v55:
==> flow/design.v (excerpt) <==
module FAdd(
    input rst,
    input clk,
    input  [31:0]               a,
    input  [31:0]               b,
    output reg [31:0]           c,
    output reg [2:0]           state
);
clock: 4.16 ns
lec_check: 0
cap_margin: 20
core_margin: 2
core_utilization: 70
cts_cluster_size: 14
place_density: 0.95
setup_slack_margin: -0.38
slew_margin: 20
run.sh (not shown) runs the stock make flow with config.mk's settings and CLKGATE_MAP_FILE=.
The final report for v55 shows a completed flow and a layout that fails verification, specifically negative setup slack.
What v35 does differently from v55 at the input level:
Settings: CTS_CLUSTER_SIZE no longer set, was 14; SETUP_SLACK_MARGIN no longer set, was -0.38; CORE_UTILIZATION now 40, was 70; PLACE_DENSITY no longer set, was 0.95; the clock period (ns, I/O delays scaled along) now 10.0, was 4.16.
[summary]
The flow did not stop early for v35: all stages ran, and the layout cleared the timing, DRC and antenna checks. Reported for v55 and v35, total area of sequential cells turned out identical to the last digit. Between v35 and v55, the distinct cell type count after synthesis does not differ in any meaningful way. Design area improves in v35 relative to v55. When v35 is set beside v55, its wire length per cell turns out to be 5.2% smaller. Category of the critical setup timing path = input pin to flip-flop: v35; category of the critical setup timing path = flip-flop to flip-flop: v55. Die: v35 bigger than v55. Looking at slowest stage cell on the critical path, the sky130_fd_sc_hd__or4_1 result is from v55; the sky130_fd_sc_hd__or3_2 one comes from v35. v35 vs v55: fraction of power consumed by combinational cells down. In v35, final-layout fill cell count is higher than in v55. The final reports for v35 and v55 show number of cells on the critical path lower in the former. v55 -> v35: average via count per standard cell decreased by more than 10%. v35: standard cell core area is 78% higher than what v55 reported. ~same total nets after synthesis in v55 and v35.
Input changes introduced in v11 (baseline for comparison: v35):
Settings: putting SETUP_SLACK_MARGIN at 0.56 where nothing was set; swapping 40 for 69 in CORE_UTILIZATION; swapping 10.0 for 4.2 in the clock period (ns, I/O delays scaled along).
Notes after the runs:
- Lower average wire length per cell after detail routing among v35 and v11: v35
- In v11, the tapcell count came out about 47% below the value in v35.
- Setup slack in v11 is smaller than in v35.
- What v35 reported for reported clock group power has to be multiplied by 2.5 to get the figure for v11.
- Having completed the whole flow, v11 delivered a layout that passed the timing, DRC and antenna checks.
- Number of hold-slack violations in the final timing report came out exactly the same in v35 and v11.
- v11 gives more proportion of final cell area spent on non-clock buffers than v35 did.
- Power: v35 and v11 compared, lower one is v35
- Final setup skew delta (v35 -> v11): insignificant

* * *

Setup of job 5646:
Starting RTL as in the previous note.
export LEC_CHECK = 0
export ABC_AREA = 1
export CAP_MARGIN = 40
export CORE_MARGIN = 2
export CORE_UTILIZATION = 72
export CTS_CLUSTER_DIAMETER = 350
export CTS_CLUSTER_SIZE = 96
export PLACE_DENSITY = 0.37
export SLEW_MARGIN = 20
create_clock -name core_clock -period 3.06 [get_ports {clk}]
## Diff of input files: job 7232 against job 5646
- a deleted ABC_AREA that had been 1
- a deleted PLACE_DENSITY that had been 0.37
- a change of CAP_MARGIN from 40 to 20
- a deleted CTS_CLUSTER_DIAMETER that had been 350
- a change of CTS_CLUSTER_SIZE from 96 to 14
- an added SETUP_SLACK_MARGIN of -0.4
- a change of the clock period (ns, I/O delays scaled along) from 3.06 to 4.16
==> comparison <==
Complete run, failing final checks: job 7232, reason setup timing.
Register area share after synthesis: job 7232 vs job 5646 up 5.5 points
Looking at global-route wire length before repair, job 7232 sits 18 mm lower than job 5646 does.
Job 7232 ended with less worst setup slack after layout than job 5646.
### job 7232 -> job 9785
- a deleted SETUP_SLACK_MARGIN that had been -0.4
- a change of CORE_UTILIZATION from 72 to 68
- a deleted CTS_CLUSTER_SIZE that had been 14
- an added HOLD_SLACK_MARGIN of -0.09
- a change of the clock period (ns, I/O delays scaled along) from 4.16 to 3.66
[summary]
In job 9785 the implementation ran to completion but is not tape-out ready, as the final checks report setup timing. Part of the power in combinational logic: job 9785 vs job 7232 up 1.4 points. Number of nets in the finished design (job 9785 vs. job 7232) increases by a few percent. Slew at the pin closest to its max-slew limit | job 9785 below job 7232. In job 9785, average wire per standard cell is lower than in job 7232. Measured against each other, job 9785 and job 7232 differ in global-route usage, the lower figure coming from job 9785. Taking job 9785 over job 7232, the non-clock buffer count ratio works out to 1.3. Summary: with job 7232 as the reference, final cell count in job 9785 moved up by a few percent. Job 9785 vs job 7232 — cell area after layout climbed by a few percent. Horizontal die dimension was lower in job 7232 than in job 9785. Looking at height of the chip across job 9785 and job 7232, the one that comes out lower is job 7232. The internal power consumption reported for job 9785 is greater than that of job 7232 by about 18%.
The inputs of job 8849 differ from those of job 9785 as listed below.
- putting CTS_CLUSTER_DIAMETER at 295 where nothing was set
- swapping 68 for 71 in CORE_UTILIZATION
- clearing HOLD_SLACK_MARGIN, which used to be -0.09
- putting CTS_CLUSTER_SIZE at 99 where nothing was set
- swapping 3.66 for 10.0 in the clock period (ns, I/O delays scaled along)
Results
Summary of the comparison: clock buffer count in the final layout is higher in job 8849, relative to job 9785. NOTE final wirelength job 9785->job 8849 decreased by a few percent. No stage failed in job 8849, and the final checks on the layout all came back clean. The final worst setup slack number comes out higher for job 8849 vs job 9785. On area of all placed cells without fillers, job 9785 loses to job 8849. Against job 9785, job 8849 reports a buffers plus inverters on the worst setup path that is lower. Summary: standby leakage power, job 8849 better than job 9785. NOTE: number of antenna repair diodes in job 8849 exceeds that of job 9785. Hold slack, job 8849 and job 9785, lower one = job 8849. Length of routed met2 wiring: job 8849 vs job 9785 — no meaningful difference.
Power figures rest on the tool's default switching activity, not on a simulated workload.
